==> flow/config.mk <==
export PLATFORM = sky130hd
export DESIGN_NAME = reuleaux
export DESIGN_NICKNAME = reuleaux
export VERILOG_FILES = /design/flow/design.v
export SDC_FILE = /design/flow/constraint.sdc
export NUM_CORES = 4
export LEC_CHECK = 0
export ABC_AREA = 1
export CAP_MARGIN = 20
export CORE_ASPECT_RATIO = 0.92
export CORE_MARGIN = 8
export CORE_UTILIZATION = 72
export CTS_CLUSTER_DIAMETER = 50
export CTS_CLUSTER_SIZE = 64
export MAX_ROUTING_LAYER = met4
export PLACE_DENSITY_LB_ADDON = 0.02
export SETUP_SLACK_MARGIN = 2.93
export SLEW_MARGIN = 0
==> flow/run.sh <==
#!/bin/bash
# the make line also repeats each setting of config.mk as NAME=value (left out here)
make -C /OpenROAD-flow-scripts/flow DESIGN_CONFIG=/design/flow/config.mk WORK_HOME=/design/flow/orfs CLKGATE_MAP_FILE= finish
==> flow/design.v <==
module circle(input logic clk, input logic rst_n, input logic [2:0] colour,
              input logic [7:0] centre_x, input logic [6:0] centre_y, input logic [7:0] radius,
              input logic start, output logic done,
              output logic [7:0] vga_x, output logic [6:0] vga_y,
              output logic [2:0] vga_colour, output logic vga_plot);
logic y_increment, x_increment, crit1_increment, crit2_increment, loop_start, plot;
logic [9:0] offset_x, next_vgax, offset_y, next_vgay, crit;
logic [3:0] state, next_state, which_octant; 
assign vga_colour = colour; 
localparam x_dimension = 159; 
localparam y_dimension = 119;  
localparam RESET = 4'b0000;
localparam START_DRAWING = 4'b0001;
localparam BIG_LOOP = 4'b0010;
localparam OCTANT_1 = 4'b0011;
localparam OCTANT_2 = 4'b0100;
localparam OCTANT_3 = 4'b0101;
localparam OCTANT_4 = 4'b0110;
localparam OCTANT_5 = 4'b0111;
localparam OCTANT_6 = 4'b1000;
localparam OCTANT_7 = 4'b1001;
localparam OCTANT_8 = 4'b1010;
localparam INCREMENT_Y = 4'b1011;
localparam INCREMENT_CRIT1 = 4'b1100;
localparam INCREMENT_CRIT2 = 4'b1101;
localparam DONE_ALL = 4'b1110;
always_ff @(posedge clk or negedge rst_n) begin 
	if(!rst_n) state = RESET; 
	else state = next_state; 
end  
always_comb begin 
	if (plot ==1 && $signed(next_vgax) >= 0 && $signed(next_vgax) <= x_dimension && $signed(next_vgay) >= 0 && $signed(next_vgay) <= y_dimension)
		vga_plot = 1;
	else vga_plot = 0;
end
always_ff @(posedge clk) begin
	if(loop_start == 1) offset_y <= 10'd0; 
	else if (y_increment) offset_y <= offset_y + 10'd1;
	else offset_y <= offset_y;
end
always_ff @ (posedge clk) begin
	if(loop_start == 1) offset_x <= radius;
	else if (x_increment) offset_x <= offset_x - 10'd1;
	else offset_x <= offset_x;
end
always_ff @ (posedge clk) begin
	if(loop_start == 1) crit <= 10'd1 - radius;
	else if (crit1_increment) crit <= crit + (10'd2 * offset_y) + 10'd1; 
	else if (crit2_increment) crit <= crit + (10'd2 * (offset_y - offset_x)) + 10'd1;
	else crit <= crit;
end  
always_ff @(posedge clk) begin 
	if (loop_start == 1) begin
		next_vgax = centre_x + radius;
		next_vgay = centre_y; end
	else
	case(which_octant) 
	4'd1: begin
		next_vgax = centre_x + offset_x;
		next_vgay = centre_y + offset_y; end
	4'd2: begin
		next_vgax = centre_x + offset_y;
		next_vgay = centre_y + offset_x; end
	4'd3: begin
		next_vgax = centre_x - offset_x;
		next_vgay = centre_y + offset_y; end
	4'd4: begin
		next_vgax = centre_x - offset_y;
		next_vgay = centre_y + offset_x; end
	4'd5: begin
		next_vgax = centre_x - offset_x;
		next_vgay = centre_y - offset_y; end
	4'd6: begin
		next_vgax = centre_x - offset_y;
		next_vgay = centre_y - offset_x; end
	4'd7: begin
		next_vgax = centre_x + offset_x;
		next_vgay = centre_y - offset_y; end
	4'd8: begin
		next_vgax = centre_x + offset_y;
		next_vgay = centre_y - offset_x; end
	default:  begin
		next_vgax = next_vgax;
		next_vgay = next_vgay; end
	endcase
end  
assign vga_x = next_vgax[7:0];
assign vga_y = next_vgay[6:0];
always_comb begin
	case(state)
	RESET: begin
		if (start) begin
			next_state = START_DRAWING; 
			end
		else next_state = RESET;
		end
	START_DRAWING: begin 
			next_state = BIG_LOOP; end 
	BIG_LOOP: begin  
			if ($signed(offset_y) <= $signed(offset_x)) next_state = OCTANT_1;  
			else next_state = DONE_ALL; 
		end
	OCTANT_1: next_state = OCTANT_2; 
	OCTANT_2: next_state = OCTANT_3;  
	OCTANT_3: next_state = OCTANT_4; 
	OCTANT_4: next_state = OCTANT_5; 
	OCTANT_5: next_state = OCTANT_6; 
	OCTANT_6: next_state = OCTANT_7;  
	OCTANT_7: next_state = OCTANT_8; 
	OCTANT_8: next_state = INCREMENT_Y; 
	INCREMENT_Y: next_state = INCREMENT_CRIT1; 
	INCREMENT_CRIT1: begin 
		if($signed(crit) <= 0) next_state = BIG_LOOP; 
		else next_state = INCREMENT_CRIT2;  
		end
	INCREMENT_CRIT2: next_state = BIG_LOOP; 
	DONE_ALL: next_state = DONE_ALL;  
	default: next_state = RESET;  
	endcase
end  
always_comb begin
	case(state) 
	RESET: begin
		loop_start = 0;
		which_octant = 0;
		plot = 0;
		x_increment = 0;
		y_increment = 0;
		crit1_increment = 0;
		crit2_increment  = 0;
		done = 0;
		end
	START_DRAWING: begin
		loop_start = 1;
		which_octant = 0;
		plot = 0;
		x_increment = 0;
		y_increment = 0;
		crit1_increment = 0;
		crit2_increment  = 0;
		done = 0;
		end
	BIG_LOOP: begin
		loop_start = 0;
		which_octant = 0;
		plot = 0;
		x_increment = 0;
		y_increment = 0;
		crit1_increment = 0;
		crit2_increment  = 0;
		done = 0;
		end
	OCTANT_1: begin
		loop_start = 0;
		which_octant = 4'd1;
		plot = 1;
		x_increment = 0;
		y_increment = 0;
		crit1_increment = 0;
		crit2_increment  = 0;
		done = 0;
		end
	OCTANT_2: begin
		loop_start = 0;
		which_octant = 4'd2;
		plot = 1;
		x_increment = 0;
		y_increment = 0;
		crit1_increment = 0;
		crit2_increment  = 0;
		done = 0;
		end
	OCTANT_3: begin
		loop_start = 0;
		which_octant = 4'd3;
		plot = 1;
		x_increment = 0;
		y_increment = 0;
		crit1_increment = 0;
		crit2_increment  = 0;
		done = 0;
		end
	OCTANT_4: begin
		loop_start = 0;
		which_octant = 4'd4;
		plot = 1;
		x_increment = 0;
		y_increment = 0;
		crit1_increment = 0;
		crit2_increment  = 0;
		done = 0;
		end
	OCTANT_5: begin
		loop_start = 0;
		which_octant = 4'd5;
		plot = 1;
		x_increment = 0;
		y_increment = 0;
		crit1_increment = 0;
		crit2_increment  = 0;
		done = 0;
		end
	OCTANT_6: begin
		loop_start = 0;
		which_octant = 4'd6;
		plot = 1;
		x_increment = 0;
		y_increment = 0;
		crit1_increment = 0;
		crit2_increment  = 0;
		done = 0;
		end
	OCTANT_7: begin
		loop_start = 0;
		which_octant = 4'd7;
		plot = 1;
		x_increment = 0;
		y_increment = 0;
		crit1_increment = 0;
		crit2_increment  = 0;
		done = 0;
		end
	OCTANT_8: begin
		loop_start = 0;
		which_octant = 4'd8;
		plot = 1;
		x_increment = 0;
		y_increment = 0;
		crit1_increment = 0;
		crit2_increment  = 0;
		done = 0;
		end
	INCREMENT_Y: begin
		loop_start = 0;
		which_octant = 4'd8;
		plot = 1;
		x_increment = 0;
		y_increment = 1;
		crit1_increment = 0;
		crit2_increment  = 0;
		done = 0;
		end
	INCREMENT_CRIT1: begin
		if($signed(crit) <= 0) begin crit1_increment = 1; x_increment = 0; end 
		else begin x_increment = 1; crit1_increment = 0; end  
		loop_start = 0;
		which_octant = 0;
		plot = 0;
		y_increment = 0;
		crit2_increment  = 0;
		done = 0;
		end
	INCREMENT_CRIT2: begin
		loop_start = 0;
		which_octant = 0;
		plot = 0;
		x_increment = 0;
		y_increment = 0;
		crit1_increment = 0;
		crit2_increment  = 1;
		done = 0;
		end
	DONE_ALL: begin
		loop_start = 0;
		which_octant = 0;
		plot = 0;
		x_increment = 0;
		y_increment = 0;
		crit1_increment = 0;
		crit2_increment  = 0;
		done = 1;
		end
	default:  begin
		loop_start = 0;
		which_octant = 0;
		plot = 0;
		x_increment = 0;
		y_increment = 0;
		crit1_increment = 0;
		crit2_increment  = 0;
		done = 0;
		end
	endcase
end  
endmodule
module reuleaux(input logic clk, input logic rst_n, input logic [2:0] colour,
                input logic [7:0] centre_x, input logic [6:0] centre_y, input logic [7:0] diameter,
                input logic start, output logic done,
                output logic [7:0] vga_x, output logic [6:0] vga_y,
                output logic [2:0] vga_colour, output logic vga_plot);
localparam RESET = 4'b0000;
localparam CIRCLE_1 = 4'b0001;
localparam CIRCLE_2 = 4'b0010;
localparam CIRCLE_3 = 4'b0011;
localparam DONE = 4'b0100;
logic [7:0] corner_x1, corner_y1, corner_x2, corner_y2, corner_x3, corner_y3;
logic circle_1_start, circle_2_start, circle_3_start, circle_1_done, circle_2_done, circle_3_done, circle_1_plot, circle_2_plot, circle_3_plot; 
logic [7:0] circle_1_x, circle_2_x, circle_3_x;
logic [6:0] circle_1_y, circle_2_y, circle_3_y;
logic [3:0] state, next_state;
logic [2:0] circle_1_colour_out, circle_2_colour_out, circle_3_colour_out;
assign vga_colour = colour; 
assign corner_x1 = centre_x + (diameter / 2); 
assign corner_y1 = centre_y + (((diameter * 978122)/564719)/6);
assign corner_x2 = centre_x - (diameter / 2);
assign corner_y2 = centre_y + (((diameter * 978122)/564719)/6);
assign corner_x3 = centre_x;
assign corner_y3 = centre_y - (((diameter * 978122)/564719)/3);
circle circle_1(.clk(clk), .rst_n(rst_n),  .colour(colour),
	.centre_x(corner_x1), .centre_y(corner_y1), .radius(diameter),
	 .start(circle_1_start), .done(circle_1_done), .vga_x(circle_1_x), .vga_y(circle_1_y), 
	.vga_colour(circle_1_colour_out), .vga_plot(circle_1_plot) );
circle circle_2(.clk(clk), .rst_n(rst_n),  .colour(colour),
	.centre_x(corner_x2), .centre_y(corner_y2), .radius(diameter),
	 .start(circle_2_start), .done(circle_2_done), .vga_x(circle_2_x), .vga_y(circle_2_y), 
	.vga_colour(circle_2_colour_out), .vga_plot(circle_2_plot) );
circle circle_3(.clk(clk), .rst_n(rst_n),  .colour(colour),
	.centre_x(corner_x3), .centre_y(corner_y3), .radius(diameter),
	 .start(circle_3_start), .done(circle_3_done), .vga_x(circle_3_x), .vga_y(circle_3_y), 
	.vga_colour(circle_3_colour_out), .vga_plot(circle_3_plot) );
always_comb begin 
	if (circle_1_plot ==1 
			&& $signed(circle_1_x) >= $signed(0) 
			&& $signed(circle_1_x) <= $signed(corner_x3) 
			&& (circle_1_y) >= (corner_y3) 
			&& (circle_1_y) <= (corner_y2) 
		) begin
		vga_x = circle_1_x;
		vga_y = circle_1_y;
		vga_plot = circle_1_plot;
		end
	else if (circle_2_plot == 1 
			&& $signed(circle_2_x) >= $signed(corner_x3)
			&& $signed(circle_2_x) <= $signed(corner_x1) 
			&& (circle_2_y) >= (corner_y3) 
			&& (circle_2_y) <= (corner_y1) 
		) begin
		vga_x = circle_2_x;
		vga_y = circle_2_y;
		vga_plot = circle_2_plot;
		end
	else if (circle_3_plot == 1
			&& $signed(circle_3_x) >= $signed(corner_x2)
			&& $signed(circle_3_x) <= $signed(corner_x1)
			&& (circle_3_y) >= (corner_y3) 
			&& (circle_3_y) <= (corner_y1 + diameter) 
			) begin
		vga_x = circle_3_x;
		vga_y = circle_3_y;
		vga_plot = circle_3_plot;
		end
	else begin 
		vga_x = 0;
		vga_y = 0;
		vga_plot = 0;
		end
end
always_ff @(posedge clk or negedge rst_n) begin 
	if(!rst_n) state = RESET; 
	else state = next_state; 
end  
always_comb begin
	case(state)
	RESET: begin
		if (start) next_state = CIRCLE_1;
		else next_state = RESET;
		end
	CIRCLE_1: begin
		if (circle_1_done) next_state = CIRCLE_2;
		else next_state = CIRCLE_1;
		end
	CIRCLE_2: begin
		if (circle_2_done) next_state = CIRCLE_3;
		else next_state = CIRCLE_2;
		end
	CIRCLE_3: begin
		if (circle_3_done) next_state = DONE;
		else next_state = CIRCLE_3;
		end
	DONE: next_state = DONE;
	default: next_state = RESET;
	endcase
end
always_comb begin  
	case(state)
	RESET: begin
		circle_1_start = 0;
		circle_2_start = 0;
		circle_3_start = 0;
		done = 0; end
	CIRCLE_1:  begin
		circle_1_start = 1;
		circle_2_start = 0;
		circle_3_start = 0;
		done = 0; end
	CIRCLE_2: begin
		circle_1_start = 0;
		circle_2_start = 1;
		circle_3_start = 0;
		done = 0; end
	CIRCLE_3: begin
		circle_1_start = 0;
		circle_2_start = 0;
		circle_3_start = 1;
		done = 0; end
	DONE: begin
		circle_1_start = 0;
		circle_2_start = 0;
		circle_3_start = 0;
		done = 1; end
	default:  begin
		circle_1_start = 0;
		circle_2_start = 0;
		circle_3_start = 0;
		done = 0; end
	endcase
end  
endmodule
==> flow/constraint.sdc <==
create_clock -name core_clock -period 25.4 [get_ports {clk}]
set_input_delay 5.0800 -clock core_clock [delete_from_list [all_inputs] [get_ports {clk}]]
set_output_delay 5.0800 -clock core_clock [all_outputs]
set_load 0.01 [all_outputs]
==> results of run 1 <==
[metrics by stage]
| step | instance area (sq um) | worst slack (ps) |
|---|---|---|
| floorplan | 31500 | 2040 |
| global placement | 36500 | -491 |
| detailed placement | 36500 | -1070 |
| CTS | 38000 | 112 |
[routing by layer]
| layer | overflow | GRT usage |
|---|---|---|
| met4 | 226 | 0.902 |
| met3 | 46 | 0.772 |
| met2 | 469 | 0.959 |
| met1 | 48 | 0.829 |
| met5 | - | - |
[repair_timing]
action	4_1_cts
endpoints found under the setup margin	16
gates cloned	10
setup buffers	34
pin swaps	52
hold buffers	0
gates resized	192
==> impl_metrics.json, run 1 <==
{
  "synthArstFlopShare": 0.250,
  "cts_made_buffers": 17,
  "ys_warn_count": 5,
  "yosys.area.top_type": "nand2_1",
  "ys_sh_mux": 0.000646,
  "failing_step": "global routing (5_1_grt)",
  "synth_cell_types": 73,
  "clockBufferDepth": 2,
  "ys_cells": 4900,
  "synthXorXnorAreaFrac": 0.0421,
  "port_buffers": 42,
  "htree_levels": 4,
  "place.gp.congestion": 1.11,
  "die_w_um": 232,
  "cts_root_buf": "clkbuf_16",
  "ff_type": "edfxtp_1",
  "syn_area_sq_um": 31000,
  "core_area_sq_um": 42800,
  "clkSinkCount": 200,
  "status": "did not finish",
  "top_cells_by_area": "nand2_1 (15%), ha_1 (14%), edfxtp_1 (10%)",
  "top_cells_by_count": "nand2_1 (1237), inv_1 (765), nor2_1 (593)",
  "synthCells": 4900,
  "avgSynthCellArea_sq_um": 6.32,
  "dp_cells": 6016,
  "ys_sh_simple": 0.349,
  "yosys_area_sq_um": 31000,
  "ys_seq_share": 0.171,
  "aoi_share": 0.145,
  "ys.flops": 200,
  "top_cell": "nand2_1",
  "row_count": 73,
  "synthesis.nets": 5338,
  "overflow": 789,
  "grt.total_usage": 0.865,
  "io_pins": 49,
  "edf_count": 105,
  "synth-adder-area-share": 0.180,
  "hpwl_mm": 82.2,
  "die_height_um": 215,
  "yosys.area.top_type_share": 0.150,
  "tool.error": "[ERROR GRT-0232] Routing congestion too high. Check the congestion heatmap in the GUI.",
  "logic_family": "simple AND/OR/NAND/NOR gates",
  "die_area_sq_um": 49900,
  "fp-utilization": 0.723
}
==> run 2: changes to the inputs <==
Settings changed: ABC_AREA 1 to default, CORE_ASPECT_RATIO 0.92 to default, CORE_MARGIN 8 to 2, CORE_UTILIZATION 72 to 66, CTS_CLUSTER_DIAMETER 50 to default, CTS_CLUSTER_SIZE 64 to default, MAX_ROUTING_LAYER met4 to default, PLACE_DENSITY_LB_ADDON 0.02 to default, SETUP_SLACK_MARGIN 2.93 to -0.57, SLEW_MARGIN 0 to 20.
Clock period 25.4 ns to 23.8 ns, I/O delays scaled along.
==> run 2 against run 1 <==
Effect of this change: now fails the layout checks on capacitance limit, slew limit, setup timing; area after synthesis decreased by 3.2%; synthesized cell count decreased by 21%; die size decreased by 5.6%.
==> impl_metrics.json, run 2 <==
{
  "skew_ps": 23.9,
  "setup_viol": 16,
  "max_cap_viol_count": 1,
  "vias": 35300,
  "cts_tree": "built",
  "top_cell": "nor2_1",
  "edf_count": 105,
  "fp-utilization": 0.665,
  "nets": 4984,
  "slowest_stage": "or4b_4",
  "die_height_um": 217,
  "synthesis.nets": 4285,
  "r2r-end": "circle_1.next_vgax[9]$_SDFFCE_PP0P_",
  "aoi_share": 0.256,
  "tightestPinTransition_ps": 1610,
  "cp_data_required_time_ps": 19040,
  "die_w_um": 217,
  "port_buffers": 42,
  "worst_slack_ps": -3490,
  "ys_seq_share": 0.177,
  "whs_ps": 380,
  "via_per_inst": 6.83,
  "cp-start-kind": "primary input",
  "die_area_sq_um": 47200,
  "endpoint_kind": "output port",
  "openroad.warnings": 55,
  "worst-r2r-cell-count": 17,
  "post-route-util": 0.864,
  "finalCritPeriodShare": 1.15,
  "min_path_type": "reg2reg",
  "cp_num_cells": 79,
  "post-route-drc-count": 0,
  "regToRegSetupSlack_ps": 17900,
  "grt_pass1_wl_mm": 176,
  "ys_sh_simple": 0.201,
  "ant_nets": 0,
  "crit_type": "in2out",
  "ys_sh_mux": 0.0166,
  "critPathMaxStageDelay_ps": 570,
  "clkLatencyLatePin_ps": 520,
  "finalCriticalPeriod_ps": 27290,
  "path_delay_family": "AND-OR/OR-AND gates",
  "synthXorXnorAreaFrac": 0.103,
  "avgSynthCellArea_sq_um": 7.79,
  "placedInstanceArea_sq_um": 36300,
  "tns_ps": -54800,
  "path_clk_slew_ps": 80,
  "synth-adder-area-share": 0.187,
  "htree_levels": 4,
  "ys_warn_count": 5,
  "grt_max_degree": 84,
  "cts_root_buf": "clkbuf_16",
  "hpwl_mm": 84.1,
  "fmax_mhz": 36.6,
  "dp_slack_ps": -3760,
  "synthCells": 3847,
  "endpoint": "vga_y[3]",
  "syn2layout_area_growth_pct": 29.9,
  "clockBufferDepth": 2,
  "top_cells_by_count": "nor2_1 (353), ha_1 (348), a21oi_1 (318)",
  "yosys.area.top_type_share": 0.145,
  "grt_antenna_before_repair": 13,
  "critPathMaxFanout": 8,
  "cp_data_arrival_time_ps": 22530,
  "grt_pass1_vias": 33800,
  "reg2reg_from": "circle_1.state[9]$_DFF_PN0_",
  "overflow": 0,
  "yosys_area_sq_um": 30000,
  "synthArstFlopShare": 0.250,
  "top_cells_by_area": "ha_1 (15%), edfxtp_1 (11%), xnor2_1 (7.3%)",
  "place.gp.congestion": 1.04,
  "worstSetupStartpoint": "diameter[5]",
  "so.violations": "capacitance limit, slew limit, setup timing",
  "cts_made_buffers": 17,
  "final_max_slew_viol_count": 3,
  "row_count": 78,
  "logic_family": "AND-OR/OR-AND gates",
  "core_area_sq_um": 45100,
  "ys_cells": 3847,
  "clkSinkCount": 200,
  "synth_cell_types": 126,
  "yosys.area.top_type": "ha_1",
  "postCtsHoldBufs": 0,
  "syn_area_sq_um": 30000,
  "critPathBufInv": 21,
  "drt_iter0_drc": 4454,
  "ff_type": "edfxtp_1",
  "critPathMostFrequentCell": "buf_4",
  "relSlewSlack": -0.0801,
  "ys.flops": 200,
  "hold_end": "circle_1.state[14]$_DFF_PN0_",
  "status": "failed layout checks",
  "finalInstanceArea_sq_um": 39000,
  "hold_start": "circle_1.state[6]$_DFF_PN0_",
  "first_pass_iters": 7,
  "grt.total_usage": 0.468,
  "whs_path_depth": 0,
  "drt-total-wl_mm": 121,
  "io_pins": 49,
  "fill_cells": 2467,
  "rsz0062_at_grt": "true",
  "wl_per_cell_um": 23.3,
  "hold_viol": 0
}
==> run 2: repair_timing <==
action,in CTS,in global routing
gates cloned,1,1
setup buffers,43,42
setup endpoints to repair,16,16
pin swaps,105,89
resized,270,117
==> run 2: routing by layer <==
layer  share of wire  track usage  vias up
li1                -            -    15300
met1            0.35        0.550    16400
met2            0.44        0.746     2665
met3            0.12        0.120      912
met4           0.087        0.329        6
met5         0.00031            0        -
==> run 2: metrics by stage <==
step,instances
5_1_grt,5165
4_1_cts,5116
2_1_floorplan,3847
3_3_place_gp,5047
3_5_place_dp,5047
6_report,5170
==> run 2: final cells by class <==
type / count / area (sq um) / area share
Tap cell: 600 / 751 / 0.0193
Sequential cell: 200 / 5310 / 0.136
Multi-Input combinational cell: 3204 / 24700 / 0.633
Antenna cell: 11 / 27.5 / 0.000706
Clock inverter: 15 / 193 / 0.00495
Timing Repair Buffer: 831 / 6480 / 0.166
Inverter: 292 / 1100 / 0.0282
Clock buffer: 17 / 425 / 0.0109
==> run 3: changes to the inputs <==
Settings changed: CAP_MARGIN 20 to 5, CORE_UTILIZATION 66 to 72, CTS_CLUSTER_DIAMETER from default to 25, CTS_CLUSTER_SIZE from default to 56, HOLD_SLACK_MARGIN from default to 0.23, PLACE_DENSITY_LB_ADDON from default to 0.0, SETUP_SLACK_MARGIN -0.57 to 1.45.
Clock period 23.8 ns to 4.92 ns, I/O delays scaled along.
==> run 3 against run 2 <==
Effect of this change: the flow now stops in clock tree synthesis (4_1_cts); synthesized cell count stayed put; die size is 8.2% lower; area after synthesis stayed put.
==> impl_metrics.json, run 3 <==
{
  "status": "did not finish",
  "failing_step": "clock tree synthesis (4_1_cts)",
  "tool.error": "[ERROR DPL-0033] detailed placement checks failed during check placement.",
  "top_cells_by_area": "ha_1 (15%), edfxtp_1 (11%), xnor2_1 (7.3%)",
  "top_cells_by_count": "nor2_1 (353), ha_1 (348), a21oi_1 (318)",
  "ys.flops": 200,
  "aoi_share": 0.256,
  "die_area_sq_um": 43300,
  "die_w_um": 208,
  "yosys.area.top_type_share": 0.145,
  "top_cell": "nor2_1",
  "ys_sh_simple": 0.201,
  "ff_type": "edfxtp_1",
  "place.gp.congestion": 1.14,
  "synth_cell_types": 126,
  "yosys_area_sq_um": 30000,
  "synthArstFlopShare": 0.250,
  "synth-adder-area-share": 0.187,
  "synthXorXnorAreaFrac": 0.103,
  "ys_warn_count": 5,
  "yosys.area.top_type": "ha_1",
  "avgSynthCellArea_sq_um": 7.79,
  "edf_count": 105,
  "syn_area_sq_um": 30000,
  "placedInstanceArea_sq_um": 37400,
  "core_area_sq_um": 40900,
  "io_pins": 49,
  "dp_slack_ps": -15650,
  "ys_cells": 3847,
  "row_count": 74,
  "logic_family": "AND-OR/OR-AND gates",
  "ys_sh_mux": 0.0166,
  "synthCells": 3847,
  "synthesis.nets": 4285,
  "port_buffers": 42,
  "die_height_um": 208,
  "hpwl_mm": 92.1,
  "fp-utilization": 0.733,
  "ys_seq_share": 0.177
}
==> run 3: per-stage QoR <==
step | hold WS, ps | instances
floorplan | 352 | 3847
global placement | 384 | 5091
detailed placement | 394 | 5091
==> run 4: changes to the inputs <==
Settings changed: CAP_MARGIN 5 to 20, CTS_CLUSTER_DIAMETER 25 to default, CTS_CLUSTER_SIZE 56 to default, HOLD_SLACK_MARGIN 0.23 to default, PLACE_DENSITY_LB_ADDON 0.0 to default, SETUP_SLACK_MARGIN 1.45 to 1.23.
Clock period 4.92 ns to 4.95 ns, I/O delays scaled along.
==> run 4 against run 3 <==
Effect of this change: the run again fails in clock tree synthesis (4_1_cts); die size unchanged; synthesized cell count unchanged; area after synthesis is the same.
==> impl_metrics.json, run 4 <==
{
  "status": "did not finish",
  "failing_step": "clock tree synthesis (4_1_cts)",
  "tool.error": "[ERROR DPL-0033] detailed placement checks failed during check placement.",
  "ys_seq_share": 0.177,
  "dp_slack_ps": -15460,
  "port_buffers": 42,
  "dp_cells": 5111,
  "ys_sh_simple": 0.201,
  "synthesis.nets": 4285,
  "core_area_sq_um": 40900,
  "synth-adder-area-share": 0.187,
  "avgSynthCellArea_sq_um": 7.79,
  "row_count": 74,
  "top_cells_by_area": "ha_1 (15%), edfxtp_1 (11%), xnor2_1 (7.3%)",
  "yosys.area.top_type_share": 0.145,
  "hpwl_mm": 94.3,
  "die_w_um": 208,
  "synthXorXnorAreaFrac": 0.103,
  "synthArstFlopShare": 0.250,
  "logic_family": "AND-OR/OR-AND gates",
  "synthCells": 3847,
  "edf_count": 105,
  "place.gp.congestion": 1.11,
  "syn_area_sq_um": 30000,
  "ys.flops": 200,
  "yosys.area.top_type": "ha_1",
  "die_area_sq_um": 43300,
  "die_height_um": 208,
  "yosys_area_sq_um": 30000,
  "top_cells_by_count": "nor2_1 (353), ha_1 (348), a21oi_1 (318)",
  "ys_warn_count": 5,
  "aoi_share": 0.256,
  "fp-utilization": 0.733,
  "synth_cell_types": 126,
  "top_cell": "nor2_1",
  "ys_sh_mux": 0.0166,
  "ff_type": "edfxtp_1",
  "ys_cells": 3847,
  "io_pins": 49
}
[run 4: per-stage QoR]
stage               hold WS, ps  instance area, sq um
floorplan                   352                 30600
global placement            378                 37400
detailed placement          388                 37400
==> run 5: changes to the inputs <==
Settings changed: ABC_AREA from default to 1, CELL_PAD_IN_SITES_DETAIL_PLACEMENT from default to 2, CORE_UTILIZATION 72 to 40, GPL_ROUTABILITY_DRIVEN from default to 0, HOLD_SLACK_MARGIN from default to 0.07, MAX_ROUTING_LAYER from default to met4, SETUP_SLACK_MARGIN 1.23 to default.
Clock period 4.95 ns to 34.0 ns, I/O delays scaled along.
==> run 5 against run 4 <==
Effect of this change: the flow stops in global routing (5_1_grt); area after synthesis increased by 3.3%; die size increased by 84%; synthesized cell count increased by 27%.
==> impl_metrics.json, run 5 <==
{
  "status": "did not finish",
  "failing_step": "global routing (5_1_grt)",
  "tool.error": "[ERROR GRT-0116] Global routing finished with congestion. Check the congestion regions in the DRC Viewer.",
  "cts_root_buf": "clkbuf_16",
  "avgSynthCellArea_sq_um": 6.32,
  "yosys.area.top_type_share": 0.150,
  "row_count": 102,
  "dp_slack_ps": -3130,
  "htree_levels": 4,
  "clkSinkCount": 200,
  "aoi_share": 0.145,
  "port_buffers": 42,
  "hpwl_mm": 160,
  "ys_cells": 4900,
  "synth_cell_types": 73,
  "ys_sh_mux": 0.000646,
  "edf_count": 105,
  "top_cells_by_count": "nand2_1 (1237), inv_1 (765), nor2_1 (593)",
  "syn_area_sq_um": 31000,
  "synthesis.nets": 5338,
  "die_area_sq_um": 79700,
  "ys_seq_share": 0.171,
  "ys_warn_count": 5,
  "synthCells": 4900,
  "yosys_area_sq_um": 31000,
  "fp-utilization": 0.402,
  "top_cells_by_area": "nand2_1 (15%), ha_1 (14%), edfxtp_1 (10%)",
  "die_height_um": 282,
  "top_cell": "nand2_1",
  "ys_sh_simple": 0.349,
  "clockBufferDepth": 2,
  "synthXorXnorAreaFrac": 0.0421,
  "io_pins": 49,
  "synth-adder-area-share": 0.180,
  "overflow": 5,
  "grt.total_usage": 0.605,
  "core_area_sq_um": 77100,
  "die_w_um": 282,
  "logic_family": "simple AND/OR/NAND/NOR gates",
  "ys.flops": 200,
  "yosys.area.top_type": "nand2_1",
  "ff_type": "edfxtp_1",
  "cts_made_buffers": 17,
  "synthArstFlopShare": 0.250
}
-- run 5: through the flow --
stage	setup TNS [ps]	instance area [sq um]	cells	hold WS (ps)
4_1_cts	0	33700	6003	397
3_3_place_gp	0	32400	5937	361
3_5_place_dp	-46530	32400	5937	383
2_1_floorplan	0	31000	4900	352
-- run 5: repair_timing --
action / 4_1_cts
pin swaps: 14
gates cloned: 4
setup endpoints to repair: 16
hold buffers: 0
gates resized: 81
buffers inserted: 30
-- run 5: layer usage --
metal | overflow | track usage
met3 | 0 | 0.361
met2 | 3 | 0.830
met5 | - | -
met1 | 0 | 0.587
met4 | 2 | 0.568
==> run 6: changes to the inputs <==
Settings changed: CELL_PAD_IN_SITES_DETAIL_PLACEMENT 2 to default, CORE_UTILIZATION 40 to 72, CTS_CLUSTER_DIAMETER from default to 364, CTS_CLUSTER_SIZE from default to 100, GPL_ROUTABILITY_DRIVEN 0 to default, HOLD_SLACK_MARGIN 0.07 to default, MAX_ROUTING_LAYER met4 to default.
Clock period 34.0 ns to 33.0 ns, I/O delays scaled along.
==> run 6 against run 5 <==
Effect of this change: the run now finishes clean; area after synthesis unchanged; die size is 44% lower; synthesized cell count unchanged.
==> impl_metrics.json, run 6 <==
{
  "cp_num_cells": 107,
  "reg2reg_from": "circle_3.state[9]$_DFF_PN0_",
  "critPathBufInv": 19,
  "synthesis.nets": 5338,
  "edf_count": 105,
  "die_w_um": 211,
  "clkSinkCount": 200,
  "first_pass_iters": 7,
  "critPathMaxStageDelay_ps": 540,
  "htree_levels": 4,
  "placedInstanceArea_sq_um": 31800,
  "worst-r2r-cell-count": 26,
  "regToRegSetupSlack_ps": 27770,
  "hold_viol": 0,
  "ys.flops": 200,
  "cp-start-kind": "primary input",
  "die_height_um": 211,
  "path_delay_family": "simple AND/OR/NAND/NOR gates",
  "ys_cells": 4900,
  "cp_data_required_time_ps": 26400,
  "status": "finished clean",
  "critPathMostFrequentCell": "nand2_1",
  "top_cells_by_count": "nand2_1 (1237), inv_1 (765), nor2_1 (593)",
  "wl_per_cell_um": 17.2,
  "r2r-end": "circle_3.next_vgax[9]$_SDFFCE_PP0P_",
  "slowest_stage": "clkdlybuf4s50_1",
  "synth-adder-area-share": 0.180,
  "ant_nets": 0,
  "die_area_sq_um": 44700,
  "hold_start": "circle_3.state[5]$_DFF_PN0_",
  "synthCells": 4900,
  "min_path_type": "reg2reg",
  "post-route-drc-count": 0,
  "finalInstanceArea_sq_um": 32700,
  "seq_area_sq_um": 5310,
  "synth_cell_types": 73,
  "cts_tree": "built",
  "critPathMaxFanout": 31,
  "port_buffers": 42,
  "crit_type": "in2out",
  "finalCriticalPeriod_ps": 31510,
  "synthXorXnorAreaFrac": 0.0421,
  "ys_sh_mux": 0.000646,
  "setup_viol": 0,
  "avgSynthCellArea_sq_um": 6.32,
  "path_clk_slew_ps": 70,
  "endpoint": "vga_y[1]",
  "relSlewSlack": 0.156,
  "grt_antenna_before_repair": 5,
  "aoi_share": 0.145,
  "fp-utilization": 0.724,
  "fmax_mhz": 31.7,
  "grt_pass1_vias": 30100,
  "overflow": 0,
  "fill_cells": 3580,
  "clkLatencyLatePin_ps": 480,
  "clockBufferDepth": 2,
  "core_area_sq_um": 42800,
  "cts_made_buffers": 17,
  "cp_data_arrival_time_ps": 24910,
  "grt.total_usage": 0.421,
  "grt_pass1_wl_mm": 151,
  "ff_type": "edfxtp_1",
  "logic_family": "simple AND/OR/NAND/NOR gates",
  "tightestPinTransition_ps": 1260,
  "tns_ps": 0,
  "place.gp.congestion": 1.02,
  "row_count": 76,
  "via_per_inst": 6.01,
  "max_cap_viol_count": 0,
  "yosys.area.top_type": "nand2_1",
  "logic_area_sq_um": 22300,
  "finalCritPeriodShare": 0.955,
  "syn_area_sq_um": 31000,
  "hpwl_mm": 75.8,
  "top_cell": "nand2_1",
  "top_cells_by_area": "nand2_1 (15%), ha_1 (14%), edfxtp_1 (10%)",
  "skew_ps": 14.3,
  "vias": 33100,
  "drt_iter0_drc": 3723,
  "hold_end": "circle_3.state[13]$_DFF_PN0_",
  "worstSetupStartpoint": "diameter[6]",
  "postCtsHoldBufs": 0,
  "grt_max_degree": 51,
  "syn2layout_area_growth_pct": 5.59,
  "ys_warn_count": 5,
  "drt-total-wl_mm": 95.0,
  "yosys.area.top_type_share": 0.150,
  "final_max_slew_viol_count": 0,
  "whs_path_depth": 0,
  "synthArstFlopShare": 0.250,
  "yosys_area_sq_um": 31000,
  "ys_sh_simple": 0.349,
  "openroad.warnings": 52,
  "cts_root_buf": "clkbuf_16",
  "io_pins": 49,
  "ys_seq_share": 0.171,
  "nets": 5379,
  "endpoint_kind": "output port"
}
[run 6: routing by layer]
| metal | track usage | vias to the layer above | part of all wire |
|---|---|---|---|
| li1 | - | 16100 | - |
| met1 | 0.554 | 14900 | 0.41 |
| met2 | 0.669 | 1748 | 0.44 |
| met3 | 0.0878 | 345 | 0.11 |
| met4 | 0.185 | 2 | 0.048 |
| met5 | 0 | - | 0.00014 |
[run 6: what timing repair did]
| item | in CTS | in global routing |
|---|---|---|
| resized | 0 | 30 |
| buffers inserted | 0 | 19 |
| endpoints found under the setup margin | 0 | 16 |
[run 6: stage by stage]
stage | cells | util | setup slack (ps) | hold WS (ps)
final | 5508 | 0.765 | 1490 | 379
after global routing | 5502 | 0.764 | -48.4 | 398
after CTS | 5478 | 0.757 | 318 | 381
after detailed placement | 5446 | 0.743 | 364 | 363
after global placement | 5446 | 0.743 | 940 | 356
after floorplan | 4900 | - | 5660 | 352
[run 6: final cells by class]
| type | count | area share |
|---|---|---|
| clock inverters | 12 | 0.00390 |
| clock buffers | 20 | 0.0140 |
| repair buffers | 85 | 0.0226 |
| multi-input cells | 3830 | 0.683 |
| well taps | 546 | 0.0209 |
| diodes | 8 | 0.000612 |
| inverters | 807 | 0.0928 |
| flip-flops and latches | 200 | 0.162 |
==> run 7: changes to the inputs <==
Settings changed: ABC_AREA 1 to default, CAP_MARGIN 20 to 30, CORE_ASPECT_RATIO from default to 0.51, CORE_MARGIN 2 to 6, CORE_UTILIZATION 72 to 60, CTS_CLUSTER_DIAMETER 364 to 123, CTS_CLUSTER_SIZE 100 to 59, MAX_ROUTING_LAYER from default to met4, SETUP_SLACK_MARGIN from default to 2.28, SLEW_MARGIN 20 to 10.
Clock period 33.0 ns to 26.5 ns, I/O delays scaled along.
==> run 7 against run 6 <==
Effect of this change: register-to-register slack got worse by 6600 ps; routed wire length rose by 18%; non-clock buffer count rose by 767; worst hold slack improved by 15 ps; critical path type unchanged; critical endpoint is now vga_x[4]; the layout now fails its checks (setup timing); sequential cell count did not move; core utilization rose by 4.6 points; clock skew rose by 1.7 ps.
==> impl_metrics.json, run 7 <==
{
  "status": "failed layout checks",
  "so.violations": "setup timing",
  "overflow": 0,
  "cp-start-kind": "primary input",
  "core_area_sq_um": 48400,
  "die_w_um": 325,
  "cts_root_buf": "clkbuf_16",
  "min_path_type": "reg2reg",
  "whs_path_depth": 0,
  "port_buffers": 42,
  "vias": 33900,
  "critPathMostFrequentCell": "buf_6",
  "cts_made_buffers": 17,
  "edf_count": 105,
  "wl_per_cell_um": 21.4,
  "endpoint": "vga_x[4]",
  "skew_ps": 15.9,
  "max_cap_viol_count": 0,
  "hold_viol": 0,
  "tightestPinTransition_ps": 1080,
  "rsz0062_at_grt": "true",
  "cts_tree": "built",
  "critPathMaxFanout": 5,
  "syn2layout_area_growth_pct": 30.9,
  "synthXorXnorAreaFrac": 0.103,
  "grt_max_degree": 84,
  "clkSinkCount": 200,
  "drt-total-wl_mm": 112,
  "worst_slack_ps": -1150,
  "ant_nets": 0,
  "postCtsHoldBufs": 0,
  "place.gp.congestion": 0.989,
  "logic_family": "AND-OR/OR-AND gates",
  "hold_start": "circle_2.state[6]$_DFF_PN0_",
  "top_cells_by_count": "nor2_1 (353), ha_1 (348), a21oi_1 (318)",
  "stdcell_count": 5231,
  "grt_antenna_before_repair": 2,
  "avgSynthCellArea_sq_um": 7.79,
  "nets": 5004,
  "crit_type": "in2out",
  "endpoint_kind": "output port",
  "seq_area_sq_um": 5310,
  "ys_sh_simple": 0.201,
  "clockBufferDepth": 2,
  "aoi_share": 0.256,
  "ys_seq_share": 0.177,
  "finalCriticalPeriod_ps": 27650,
  "worstSetupStartpoint": "diameter[3]",
  "io_pins": 49,
  "synth_cell_types": 126,
  "row_count": 57,
  "path_clk_slew_ps": 80,
  "hpwl_mm": 82.1,
  "htree_levels": 4,
  "post-route-drc-count": 0,
  "path_delay_family": "AND-OR/OR-AND gates",
  "synth-adder-area-share": 0.187,
  "fmax_mhz": 36.2,
  "die_area_sq_um": 55800,
  "yosys.area.top_type_share": 0.145,
  "worst-r2r-cell-count": 20,
  "cp_num_cells": 74,
  "reg2reg_from": "circle_3.state[9]$_DFF_PN0_",
  "clkLatencyLatePin_ps": 470,
  "grt.total_usage": 0.379,
  "syn_area_sq_um": 30000,
  "ys_sh_mux": 0.0166,
  "via_per_inst": 6.48,
  "yosys.area.top_type": "ha_1",
  "openroad.warnings": 55,
  "fill_cells": 3221,
  "ys_cells": 3847,
  "first_pass_iters": 6,
  "dp_cells": 5086,
  "cp_data_arrival_time_ps": 22350,
  "yosys_area_sq_um": 30000,
  "critPathMaxStageDelay_ps": 640,
  "fp-utilization": 0.619,
  "setup_viol": 16,
  "die_height_um": 172,
  "top_cells_by_area": "ha_1 (15%), edfxtp_1 (11%), xnor2_1 (7.3%)",
  "cp_data_required_time_ps": 21200,
  "critPathBufInv": 16,
  "synthCells": 3847,
  "ys.flops": 200,
  "ff_type": "edfxtp_1",
  "whs_ps": 393,
  "grt_pass1_vias": 33000,
  "r2r-end": "circle_3.next_vgay[8]$_SDFFE_PP0P_",
  "drt_iter0_drc": 3580,
  "synthArstFlopShare": 0.250,
  "ys_warn_count": 5,
  "regToRegSetupSlack_ps": 21220,
  "final_max_slew_viol_count": 0,
  "top_cell": "nor2_1",
  "relSlewSlack": 0.274,
  "hold_end": "circle_2.state[14]$_DFF_PN0_",
  "logic_area_sq_um": 24700,
  "finalCritPeriodShare": 1.04,
  "grt_pass1_wl_mm": 170,
  "synthesis.nets": 4285,
  "slowest_stage": "fa_2"
}
-- run 7: final cells by class --
type                    instances  area share
inverters                     292      0.0281
multi-input cells            3203       0.629
clock inverters                14     0.00434
repair buffers                852       0.170
clock buffers                  18      0.0115
diodes                          3    0.000191
well taps                     649      0.0207
flip-flops and latches        200       0.135
-- run 7: timing repair --
item | CTS | global route
pin swaps | 109 | 99
setup endpoints to repair | 16 | 16
setup buffers | 73 | 35
resized | 303 | 110
-- run 7: through the flow --
step           area, sq um  setup WS (ps)   util  TNS (ps)
2_1_floorplan        30400           -109      -     -1040
3_3_place_gp         36200          -1950  0.748    -30610
3_5_place_dp         36200          -2570  0.748    -40090
4_1_cts              38500           -622  0.795     -8560
5_1_grt              39200          -1690  0.810    -25860
6_report             39200          -1150  0.810    -16980
-- run 7: per-layer routing --
| metal | vias to the layer above | part of all wire | global-route usage |
|---|---|---|---|
| met5 | - | 0 | - |
| met4 | 0 | 0.060 | 0.170 |
| met3 | 582 | 0.088 | 0.0505 |
| met2 | 1923 | 0.46 | 0.647 |
| met1 | 16000 | 0.39 | 0.455 |
| li1 | 15400 | - | - |
==> run 8: changes to the inputs <==
Settings changed: ABC_AREA from default to 1, CAP_MARGIN 30 to 20, CORE_ASPECT_RATIO 0.51 to default, CORE_MARGIN 6 to 2, CORE_UTILIZATION 60 to 61, CTS_CLUSTER_DIAMETER 123 to 175, CTS_CLUSTER_SIZE 59 to default, MAX_ROUTING_LAYER met4 to default, PLACE_DENSITY_LB_ADDON from default to 0.12, SETUP_SLACK_MARGIN 2.28 to 5.0, SLEW_MARGIN 10 to 20.
Clock period 26.5 ns to 18.7 ns, I/O delays scaled along.
==> run 8 against run 7 <==
Effect of this change: fails the layout checks on capacitance limit, slew limit, setup timing; sequential share of layout area shrank 1.2 points; setup slack lost 6000 ps; critical path type unchanged; worst hold slack lost 16 ps; first-iteration DRC count is 49% higher.
==> impl_metrics.json, run 8 <==
{
  "vias": 40600,
  "drt-total-wl_mm": 136,
  "grt.total_usage": 0.399,
  "fp-utilization": 0.618,
  "cts_tree": "built",
  "syn2layout_area_growth_pct": 39.2,
  "aoi_share": 0.145,
  "top_cell": "nand2_1",
  "worst-r2r-cell-count": 26,
  "finalInstanceArea_sq_um": 43100,
  "core_area_sq_um": 50200,
  "slowest_stage": "o21ai_1",
  "die_area_sq_um": 52600,
  "fill_cells": 2850,
  "synth-adder-area-share": 0.180,
  "grt_pass1_wl_mm": 172,
  "critPathBufInv": 25,
  "post-route-drc-count": 0,
  "regToRegSetupSlack_ps": 13300,
  "crit_type": "in2out",
  "nets": 6250,
  "whs_path_depth": 0,
  "io_pins": 49,
  "ys_sh_simple": 0.349,
  "placedInstanceArea_sq_um": 37800,
  "reg2reg_from": "circle_3.state[9]$_DFF_PN0_",
  "first_pass_iters": 9,
  "logic_family": "simple AND/OR/NAND/NOR gates",
  "stdcell_count": 6501,
  "port_buffers": 42,
  "max_cap_viol_count": 1,
  "syn_area_sq_um": 31000,
  "top_cells_by_area": "nand2_1 (15%), ha_1 (14%), edfxtp_1 (10%)",
  "critPathMostFrequentCell": "nand2_1",
  "tns_ps": -145350,
  "ys.flops": 200,
  "cp_data_required_time_ps": 14960,
  "wl_per_cell_um": 20.9,
  "top_cells_by_count": "nand2_1 (1237), inv_1 (765), nor2_1 (593)",
  "synthesis.nets": 5338,
  "die_w_um": 229,
  "cts_root_buf": "clkbuf_16",
  "ys_seq_share": 0.171,
  "avgSynthCellArea_sq_um": 6.32,
  "dp_cells": 6281,
  "clockBufferDepth": 2,
  "drt_iter0_drc": 5345,
  "overflow": 0,
  "yosys.area.top_type_share": 0.150,
  "min_path_type": "reg2reg",
  "ys_cells": 4900,
  "r2r-end": "circle_3.next_vgax[9]$_SDFFCE_PP0P_",
  "worstSetupStartpoint": "diameter[2]",
  "worst_slack_ps": -7130,
  "hold_start": "circle_3.state[6]$_DFF_PN0_",
  "relSlewSlack": -0.0126,
  "ant_nets": 0,
  "status": "failed layout checks",
  "grt_pass1_vias": 34900,
  "so.violations": "capacitance limit, slew limit, setup timing",
  "endpoint_kind": "output port",
  "tightestPinTransition_ps": 1510,
  "cts_made_buffers": 17,
  "hold_end": "circle_3.state[14]$_DFF_PN0_",
  "place.gp.congestion": 0.998,
  "via_per_inst": 6.25,
  "yosys.area.top_type": "nand2_1",
  "whs_ps": 377,
  "ys_warn_count": 5,
  "clkLatencyLatePin_ps": 500,
  "openroad.warnings": 53,
  "row_count": 82,
  "ys_sh_mux": 0.000646,
  "synthXorXnorAreaFrac": 0.0421,
  "final_max_slew_viol_count": 2,
  "fmax_mhz": 38.7,
  "edf_count": 105,
  "htree_levels": 4,
  "finalCriticalPeriod_ps": 25830,
  "synthArstFlopShare": 0.250,
  "skew_ps": 27.4,
  "path_clk_slew_ps": 80,
  "die_height_um": 229,
  "cp_data_arrival_time_ps": 22090,
  "cp_num_cells": 117,
  "cp-start-kind": "primary input",
  "endpoint": "vga_y[5]",
  "path_delay_family": "simple AND/OR/NAND/NOR gates",
  "finalCritPeriodShare": 1.38,
  "synthCells": 4900,
  "grt_antenna_before_repair": 10,
  "rsz0062_at_grt": "true",
  "clkSinkCount": 200,
  "setup_viol": 44,
  "hold_viol": 0,
  "synth_cell_types": 73,
  "critPathMaxStageDelay_ps": 960,
  "critPathMaxFanout": 8,
  "grt_max_degree": 52,
  "ff_type": "edfxtp_1",
  "yosys_area_sq_um": 31000,
  "hpwl_mm": 82.4
}
run 8: area by class of cell:
class	instances	area, sq um	share of cell area
Timing Repair Buffer	947	7770	0.180
Sequential cell	200	5310	0.123
Clock buffer	20	457	0.0106
Tap cell	672	841	0.0195
Multi-Input combinational cell	3839	25600	0.593
Antenna cell	4	10.0	0.000232
Clock inverter	12	108	0.00250
Inverter	807	3070	0.0712
run 8: timing repair:
| item | in CTS | in global routing |
|---|---|---|
| hold buffers | 0 | 0 |
| setup endpoints to repair | 46 | 46 |
| gates resized | 283 | 653 |
| setup buffers | 77 | 88 |
| gates cloned | 15 | 4 |
| pin swaps | 71 | 261 |
run 8: stage by stage:
step | setup slack, ps | util
floorplan | -1980 | -
global placement | -4560 | 0.754
detailed placement | -4850 | 0.754
CTS | -3790 | 0.798
global route | -7530 | 0.859
finish | -7130 | 0.860
run 8: metal layers:
layer	track usage	vias to the layer above	wire length [um]
met1	0.504	18300	47000
met4	0.176	20	12700
met5	0	-	402
li1	-	17900	-
met2	0.669	3209	58200
met3	0.0681	1216	17700
==> run 9: changes to the inputs <==
Settings changed: CORE_ASPECT_RATIO from default to 0.92, CORE_MARGIN 2 to 8, CORE_UTILIZATION 61 to 72, CTS_CLUSTER_DIAMETER 175 to 50, CTS_CLUSTER_SIZE from default to 64, HOLD_SLACK_MARGIN from default to 0.28, MAX_ROUTING_LAYER from default to met4, PLACE_DENSITY_LB_ADDON 0.12 to 0.02, SETUP_SLACK_MARGIN 5.0 to -0.88.
Clock period 18.7 ns to 17.2 ns, I/O delays scaled along.
==> run 9 against run 8 <==
Effect of this change: the flow now stops in global routing (5_1_grt); die size is 5.1% lower; synthesized cell count stayed put; area after synthesis stayed put.
==> impl_metrics.json, run 9 <==
{
  "yosys.area.top_type_share": 0.150,
  "clockBufferDepth": 2,
  "core_area_sq_um": 42800,
  "place.gp.congestion": 1.10,
  "failing_step": "global routing (5_1_grt)",
  "synth_cell_types": 73,
  "top_cell": "nand2_1",
  "cts_made_buffers": 17,
  "synthesis.nets": 5338,
  "top_cells_by_area": "nand2_1 (15%), ha_1 (14%), edfxtp_1 (10%)",
  "ys_warn_count": 5,
  "tool.error": "[ERROR GRT-0116] Global routing finished with congestion. Check the congestion regions in the DRC Viewer.",
  "die_height_um": 215,
  "synthXorXnorAreaFrac": 0.0421,
  "ff_type": "edfxtp_1",
  "placedInstanceArea_sq_um": 37500,
  "yosys_area_sq_um": 31000,
  "status": "did not finish",
  "fp-utilization": 0.723,
  "postCtsHoldBufs": 0,
  "die_w_um": 232,
  "hpwl_mm": 85.4,
  "ys_seq_share": 0.171,
  "io_pins": 49,
  "row_count": 73,
  "edf_count": 105,
  "htree_levels": 4,
  "ys_sh_mux": 0.000646,
  "synthArstFlopShare": 0.250,
  "ys.flops": 200,
  "overflow": 12,
  "die_area_sq_um": 49900,
  "ys_cells": 4900,
  "clkSinkCount": 200,
  "avgSynthCellArea_sq_um": 6.32,
  "aoi_share": 0.145,
  "synth-adder-area-share": 0.180,
  "yosys.area.top_type": "nand2_1",
  "cts_root_buf": "clkbuf_16",
  "top_cells_by_count": "nand2_1 (1237), inv_1 (765), nor2_1 (593)",
  "syn_area_sq_um": 31000,
  "grt.total_usage": 0.756,
  "ys_sh_simple": 0.349,
  "port_buffers": 42,
  "logic_family": "simple AND/OR/NAND/NOR gates",
  "synthCells": 4900
}
-- run 9: per-layer routing --
| metal | track usage | overflow |
|---|---|---|
| met3 | 0.659 | 1 |
| met4 | 0.707 | 5 |
| met2 | 0.877 | 6 |
| met5 | - | - |
| met1 | 0.734 | 0 |
-- run 9: repair_timing --
item                                    CTS
endpoints found under the setup margin   19
setup buffers                            94
cloned                                   21
resized                                 410
pin swaps                               121
-- run 9: metrics by stage --
step / utilization / hold slack, ps / setup WS (ps) / instances
CTS: 0.940 / 383 / -4360 / 6289
global placement: 0.874 / 355 / -5160 / 6145
detailed placement: 0.874 / 366 / -5820 / 6145
floorplan: - / 352 / -2880 / 4900
==> run 10: changes to the inputs <==
Settings changed: CAP_MARGIN 20 to 15, CORE_ASPECT_RATIO 0.92 to default, CORE_MARGIN 8 to 2, CTS_CLUSTER_DIAMETER 50 to 364, CTS_CLUSTER_SIZE 64 to 100, HOLD_SLACK_MARGIN 0.28 to default, MAX_ROUTING_LAYER met4 to default, PLACE_DENSITY_LB_ADDON 0.02 to default, SETUP_SLACK_MARGIN -0.88 to default, TNS_END_PERCENT from default to 15.
Clock period 17.2 ns to 20.3 ns, I/O delays scaled along.
==> run 10 against run 9 <==
Effect of this change: the run again fails in global routing (5_1_grt); synthesized cell count is the same; die size down 10%; area after synthesis stayed put.
==> impl_metrics.json, run 10 <==
{
  "status": "did not finish",
  "failing_step": "global routing (5_1_grt)",
  "tool.error": "[ERROR GRT-0232] Routing congestion too high. Check the congestion heatmap in the GUI.",
  "synthXorXnorAreaFrac": 0.0421,
  "place.gp.congestion": 1.06,
  "top_cells_by_count": "nand2_1 (1237), inv_1 (765), nor2_1 (593)",
  "ys_seq_share": 0.171,
  "ys_sh_simple": 0.349,
  "synth-adder-area-share": 0.180,
  "placedInstanceArea_sq_um": 36900,
  "yosys.area.top_type_share": 0.150,
  "top_cell": "nand2_1",
  "ff_type": "edfxtp_1",
  "die_area_sq_um": 44700,
  "fp-utilization": 0.724,
  "logic_family": "simple AND/OR/NAND/NOR gates",
  "ys.flops": 200,
  "htree_levels": 4,
  "die_w_um": 211,
  "top_cells_by_area": "nand2_1 (15%), ha_1 (14%), edfxtp_1 (10%)",
  "ys_warn_count": 5,
  "io_pins": 49,
  "cts_root_buf": "clkbuf_16",
  "ys_sh_mux": 0.000646,
  "core_area_sq_um": 42800,
  "clkSinkCount": 200,
  "synth_cell_types": 73,
  "hpwl_mm": 83.1,
  "yosys.area.top_type": "nand2_1",
  "edf_count": 105,
  "aoi_share": 0.145,
  "cts_made_buffers": 17,
  "overflow": 3075,
  "ys_cells": 4900,
  "clockBufferDepth": 2,
  "postCtsHoldBufs": 0,
  "die_height_um": 211,
  "port_buffers": 42,
  "dp_cells": 6090,
  "synthArstFlopShare": 0.250,
  "row_count": 76,
  "grt.total_usage": 0.977,
  "avgSynthCellArea_sq_um": 6.32,
  "synthesis.nets": 5338,
  "yosys_area_sq_um": 31000,
  "syn_area_sq_um": 31000,
  "synthCells": 4900
}
[run 10: routing by layer]
layer / overflow / GRT usage
met2: 2307 / 1.25
met5: 2 / 0.528
met3: 62 / 0.762
met4: 644 / 1.10
met1: 60 / 0.877
[run 10: timing repair]
| action | 4_1_cts |
|---|---|
| gates resized | 276 |
| pin swaps | 87 |
| endpoints found under the setup margin | 16 |
| cloned | 15 |
| hold endpoints to repair | 0 |
| buffers inserted | 45 |
[run 10: per-stage QoR]
| stage | setup WS [ps] | utilization |
|---|---|---|
| after global placement | -3310 | 0.861 |
| after floorplan | -1210 | - |
| after detailed placement | -4020 | 0.861 |
| after CTS | -2870 | 0.906 |
==> run 11: changes to the inputs <==
Settings changed: CAP_MARGIN 15 to 20, CORE_ASPECT_RATIO from default to 0.51, CORE_UTILIZATION 72 to 71, CTS_CLUSTER_DIAMETER 364 to 322, CTS_CLUSTER_SIZE 100 to 34, PLACE_DENSITY from default to 0.64, SETUP_SLACK_MARGIN from default to 5.0, TNS_END_PERCENT 15 to default.
Clock period 20.3 ns to 33.4 ns, I/O delays scaled along.
==> run 11 against run 10 <==
Effect of this change: the flow again stops in global routing (5_1_grt); area after synthesis is the same; die size is 1.6% higher; synthesized cell count stayed put.
==> impl_metrics.json, run 11 <==
{
  "die_w_um": 297,
  "ff_type": "edfxtp_1",
  "cts_made_buffers": 17,
  "avgSynthCellArea_sq_um": 6.32,
  "ys_seq_share": 0.171,
  "synthArstFlopShare": 0.250,
  "top_cells_by_area": "nand2_1 (15%), ha_1 (14%), edfxtp_1 (10%)",
  "synthCells": 4900,
  "aoi_share": 0.145,
  "grt.total_usage": 1.02,
  "synthesis.nets": 5338,
  "yosys.area.top_type_share": 0.150,
  "logic_family": "simple AND/OR/NAND/NOR gates",
  "row_count": 54,
  "htree_levels": 4,
  "synth_cell_types": 73,
  "yosys.area.top_type": "nand2_1",
  "clkSinkCount": 200,
  "io_pins": 49,
  "top_cells_by_count": "nand2_1 (1237), inv_1 (765), nor2_1 (593)",
  "placedInstanceArea_sq_um": 31900,
  "ys_cells": 4900,
  "ys_sh_simple": 0.349,
  "hpwl_mm": 90.3,
  "die_area_sq_um": 45400,
  "ys.flops": 200,
  "place.gp.congestion": 1.11,
  "ys_sh_mux": 0.000646,
  "synth-adder-area-share": 0.180,
  "ys_warn_count": 5,
  "fp-utilization": 0.722,
  "port_buffers": 42,
  "yosys_area_sq_um": 31000,
  "die_height_um": 153,
  "tool.error": "[ERROR GRT-0232] Routing congestion too high. Check the congestion heatmap in the GUI.",
  "clockBufferDepth": 2,
  "syn_area_sq_um": 31000,
  "cts_root_buf": "clkbuf_16",
  "status": "did not finish",
  "core_area_sq_um": 42900,
  "overflow": 2506,
  "edf_count": 105,
  "synthXorXnorAreaFrac": 0.0421,
  "failing_step": "global routing (5_1_grt)",
  "top_cell": "nand2_1"
}
[run 11: per-layer routing]
| metal | global-route usage | overflow |
|---|---|---|
| met3 | 0.939 | 199 |
| met4 | 1.06 | 593 |
| met1 | 0.968 | 191 |
| met2 | 1.14 | 1490 |
| met5 | 0.847 | 33 |
[run 11: what timing repair did]
action / in CTS
setup buffers: 283
gates resized: 803
endpoints found under the setup margin: 16
hold buffers: 0
pin swaps: 219
endpoints found under the hold margin: 0
cloned: 29
[run 11: metrics by stage]
stage	hold WS [ps]	setup slack (ps)	std cells	util
after CTS	378	4920	5837	0.882
after detailed placement	362	114	5493	0.744
after global placement	358	545	5493	0.744
after floorplan	352	5900	4900	-
==> run 12: changes to the inputs <==
Settings changed: CORE_ASPECT_RATIO 0.51 to default, CORE_UTILIZATION 71 to 72, CTS_CLUSTER_DIAMETER 322 to 364, CTS_CLUSTER_SIZE 34 to 100, PLACE_DENSITY 0.64 to 0.36, SETUP_SLACK_MARGIN 5.0 to default, TNS_END_PERCENT from default to 5.
Clock period 33.4 ns to 20.5 ns, I/O delays scaled along.
==> run 12 against run 11 <==
Effect of this change: the run again fails in global routing (5_1_grt); synthesized cell count unchanged; die size down 1.6%; area after synthesis unchanged.
==> impl_metrics.json, run 12 <==
{
  "status": "did not finish",
  "failing_step": "global routing (5_1_grt)",
  "tool.error": "[ERROR GRT-0232] Routing congestion too high. Check the congestion heatmap in the GUI.",
  "cts_made_buffers": 17,
  "synthCells": 4900,
  "synthArstFlopShare": 0.250,
  "overflow": 5325,
  "ys_sh_simple": 0.349,
  "ys_warn_count": 5,
  "top_cells_by_area": "nand2_1 (15%), ha_1 (14%), edfxtp_1 (10%)",
  "cts_root_buf": "clkbuf_16",
  "synthXorXnorAreaFrac": 0.0421,
  "yosys_area_sq_um": 31000,
  "htree_levels": 4,
  "grt.total_usage": 1.07,
  "ys_sh_mux": 0.000646,
  "top_cells_by_count": "nand2_1 (1237), inv_1 (765), nor2_1 (593)",
  "syn_area_sq_um": 31000,
  "io_pins": 49,
  "synth_cell_types": 73,
  "die_height_um": 211,
  "dp_cells": 6078,
  "avgSynthCellArea_sq_um": 6.32,
  "ys_seq_share": 0.171,
  "place.gp.congestion": 1.07,
  "aoi_share": 0.145,
  "ys.flops": 200,
  "synth-adder-area-share": 0.180,
  "synthesis.nets": 5338,
  "core_area_sq_um": 42800,
  "ff_type": "edfxtp_1",
  "edf_count": 105,
  "hpwl_mm": 83.2,
  "top_cell": "nand2_1",
  "yosys.area.top_type": "nand2_1",
  "clkSinkCount": 200,
  "row_count": 76,
  "fp-utilization": 0.724,
  "ys_cells": 4900,
  "yosys.area.top_type_share": 0.150,
  "postCtsHoldBufs": 0,
  "die_area_sq_um": 44700,
  "port_buffers": 42,
  "clockBufferDepth": 2,
  "logic_family": "simple AND/OR/NAND/NOR gates",
  "die_w_um": 211
}
==> run 12: repair_timing <==
| action | 4_1_cts |
|---|---|
| endpoints found under the setup margin | 16 |
| pin swaps | 104 |
| cloned | 20 |
| endpoints found under the hold margin | 0 |
| gates resized | 296 |
| setup buffers | 49 |
==> run 12: routing by layer <==
layer  overflow  global-route usage
met1        140               0.911
met2       4127                1.46
met3        114               0.794
met4        930                1.21
met5         14               0.600
==> run 12: stage by stage <==
step	area [sq um]	hold WS, ps	setup TNS, ps	setup WS (ps)
2_1_floorplan	31100	352	-19300	-1260
3_3_place_gp	36700	355	-50810	-3280
3_5_place_dp	36700	365	-60530	-3940
4_1_cts	38700	386	-41780	-2680
==> run 13: changes to the inputs <==
Settings changed: ABC_AREA 1 to default, CORE_UTILIZATION 72 to 40, CTS_CLUSTER_DIAMETER 364 to 380, CTS_CLUSTER_SIZE 100 to 99, PLACE_DENSITY 0.36 to default, SETUP_SLACK_MARGIN from default to 1.94, TNS_END_PERCENT 5 to default.
Clock period 20.5 ns to 34.0 ns, I/O delays scaled along.
==> run 13 against run 12 <==
Effect of this change: now clean on timing, DRC and antenna; synthesized cell count is 21% lower; area after synthesis is 3.2% lower; die size is 73% higher.
==> impl_metrics.json, run 13 <==
{
  "edf_count": 105,
  "slowest_stage": "fa_2",
  "cts_tree": "built",
  "hold_end": "circle_1.state[14]$_DFF_PN0_",
  "place.gp.congestion": 0.943,
  "tightestPinTransition_ps": 1040,
  "met1Wirelength_mm": 46.1,
  "critPathMaxStageDelay_ps": 610,
  "critPathMaxFanout": 8,
  "min_path_type": "reg2reg",
  "r2r-end": "circle_2.next_vgax[9]$_SDFFCE_PP0P_",
  "synthXorXnorAreaFrac": 0.103,
  "syn2layout_area_growth_pct": 15.6,
  "ant_nets": 0,
  "post-route-util": 0.466,
  "wl_per_cell_um": 19.7,
  "drt-total-wl_mm": 97.6,
  "yosys.area.top_type": "ha_1",
  "worstSetupStartpoint": "diameter[3]",
  "fp-utilization": 0.403,
  "setup_viol": 0,
  "cp-start-kind": "primary input",
  "reg2reg_from": "circle_2.state[9]$_DFF_PN0_",
  "hold_viol": 0,
  "core_area_sq_um": 74300,
  "critPathMostFrequentCell": "ha_1",
  "grt.total_usage": 0.245,
  "yosys_area_sq_um": 30000,
  "wl_met2_mm": 44.4,
  "ff_type": "edfxtp_1",
  "synth-adder-area-share": 0.187,
  "dr_wl_met3_mm": 4.97,
  "yosys.area.top_type_share": 0.145,
  "grt_antenna_before_repair": 1,
  "synthesis.nets": 4285,
  "openroad.warnings": 50,
  "first_pass_iters": 6,
  "ys_sh_simple": 0.201,
  "finalCritPeriodShare": 0.929,
  "hpwl_mm": 75.9,
  "ys.flops": 200,
  "io_pins": 49,
  "synth_cell_types": 126,
  "critPathBufInv": 8,
  "synthCells": 3847,
  "via_per_inst": 5.83,
  "cp_data_required_time_ps": 27200,
  "vias": 28900,
  "grt_max_degree": 84,
  "top_cells_by_count": "nor2_1 (353), ha_1 (348), a21oi_1 (318)",
  "ys_warn_count": 5,
  "die_height_um": 278,
  "grt_pass1_vias": 26800,
  "max_cap_viol_count": 0,
  "endpoint": "vga_y[4]",
  "cts_made_buffers": 17,
  "clkSinkCount": 200,
  "row_count": 100,
  "drt_iter0_drc": 2373,
  "status": "finished clean",
  "regToRegSetupSlack_ps": 28790,
  "crit_type": "in2out",
  "synthArstFlopShare": 0.250,
  "worst_slack_ps": 2430,
  "die_area_sq_um": 77200,
  "top_cell": "nor2_1",
  "path_clk_slew_ps": 80,
  "ys_sh_mux": 0.0166,
  "post-route-drc-count": 0,
  "ys_cells": 3847,
  "grt_pass1_wl_mm": 153,
  "endpoint_kind": "output port",
  "avgSynthCellArea_sq_um": 7.79,
  "path_delay_family": "AND-OR/OR-AND gates",
  "finalCriticalPeriod_ps": 31570,
  "ys_seq_share": 0.177,
  "top_cells_by_area": "ha_1 (15%), edfxtp_1 (11%), xnor2_1 (7.3%)",
  "aoi_share": 0.256,
  "num_antenna_cells": 0,
  "whs_path_depth": 0,
  "cp_data_arrival_time_ps": 24770,
  "relSlewSlack": 0.299,
  "logic_family": "AND-OR/OR-AND gates",
  "skew_ps": 19.8,
  "overflow": 0,
  "nets": 4404,
  "dp_slack_ps": -230,
  "postCtsHoldBufs": 0,
  "final_max_slew_viol_count": 0,
  "htree_levels": 4,
  "rsz0062_at_grt": "false",
  "clockBufferDepth": 2,
  "clkLatencyLatePin_ps": 490,
  "syn_area_sq_um": 30000,
  "cts_root_buf": "clkbuf_16",
  "cp_num_cells": 67,
  "tns_ps": 0,
  "port_buffers": 42,
  "hold_start": "circle_1.state[6]$_DFF_PN0_",
  "worst-r2r-cell-count": 17,
  "fmax_mhz": 31.7,
  "highest_layer": "met5",
  "die_w_um": 278
}
==> run 13: area by class of cell <==
class                   count  area [sq um]
fillers                  7372         39700
multi-input cells        3206         24300
flip-flops and latches    200          5310
repair buffers            249          2060
well taps                 969          1210
inverters                 292          1100
clock buffers              17           425
clock inverters            15           228
==> run 13: metrics by stage <==
stage	hold slack (ps)	instance area (sq um)	instances
3_5_place_dp	369	31800	4811
6_report	391	34700	4948
4_1_cts	393	33200	4877
2_1_floorplan	352	30000	3847
3_3_place_gp	359	31800	4811
5_1_grt	409	34700	4948
==> run 13: routing by layer <==
metal,track usage,up-vias
li1,-,14200
met1,0.353,13700
met2,0.397,883
met3,0.0215,105
met4,0.0539,2
met5,0,-
==> run 13: what timing repair did <==
action | in CTS | in global routing
gates resized | 129 | 184
setup endpoints to repair | 16 | 16
gates cloned | 3 | 5
setup buffers | 31 | 66
pin swaps | 26 | 73
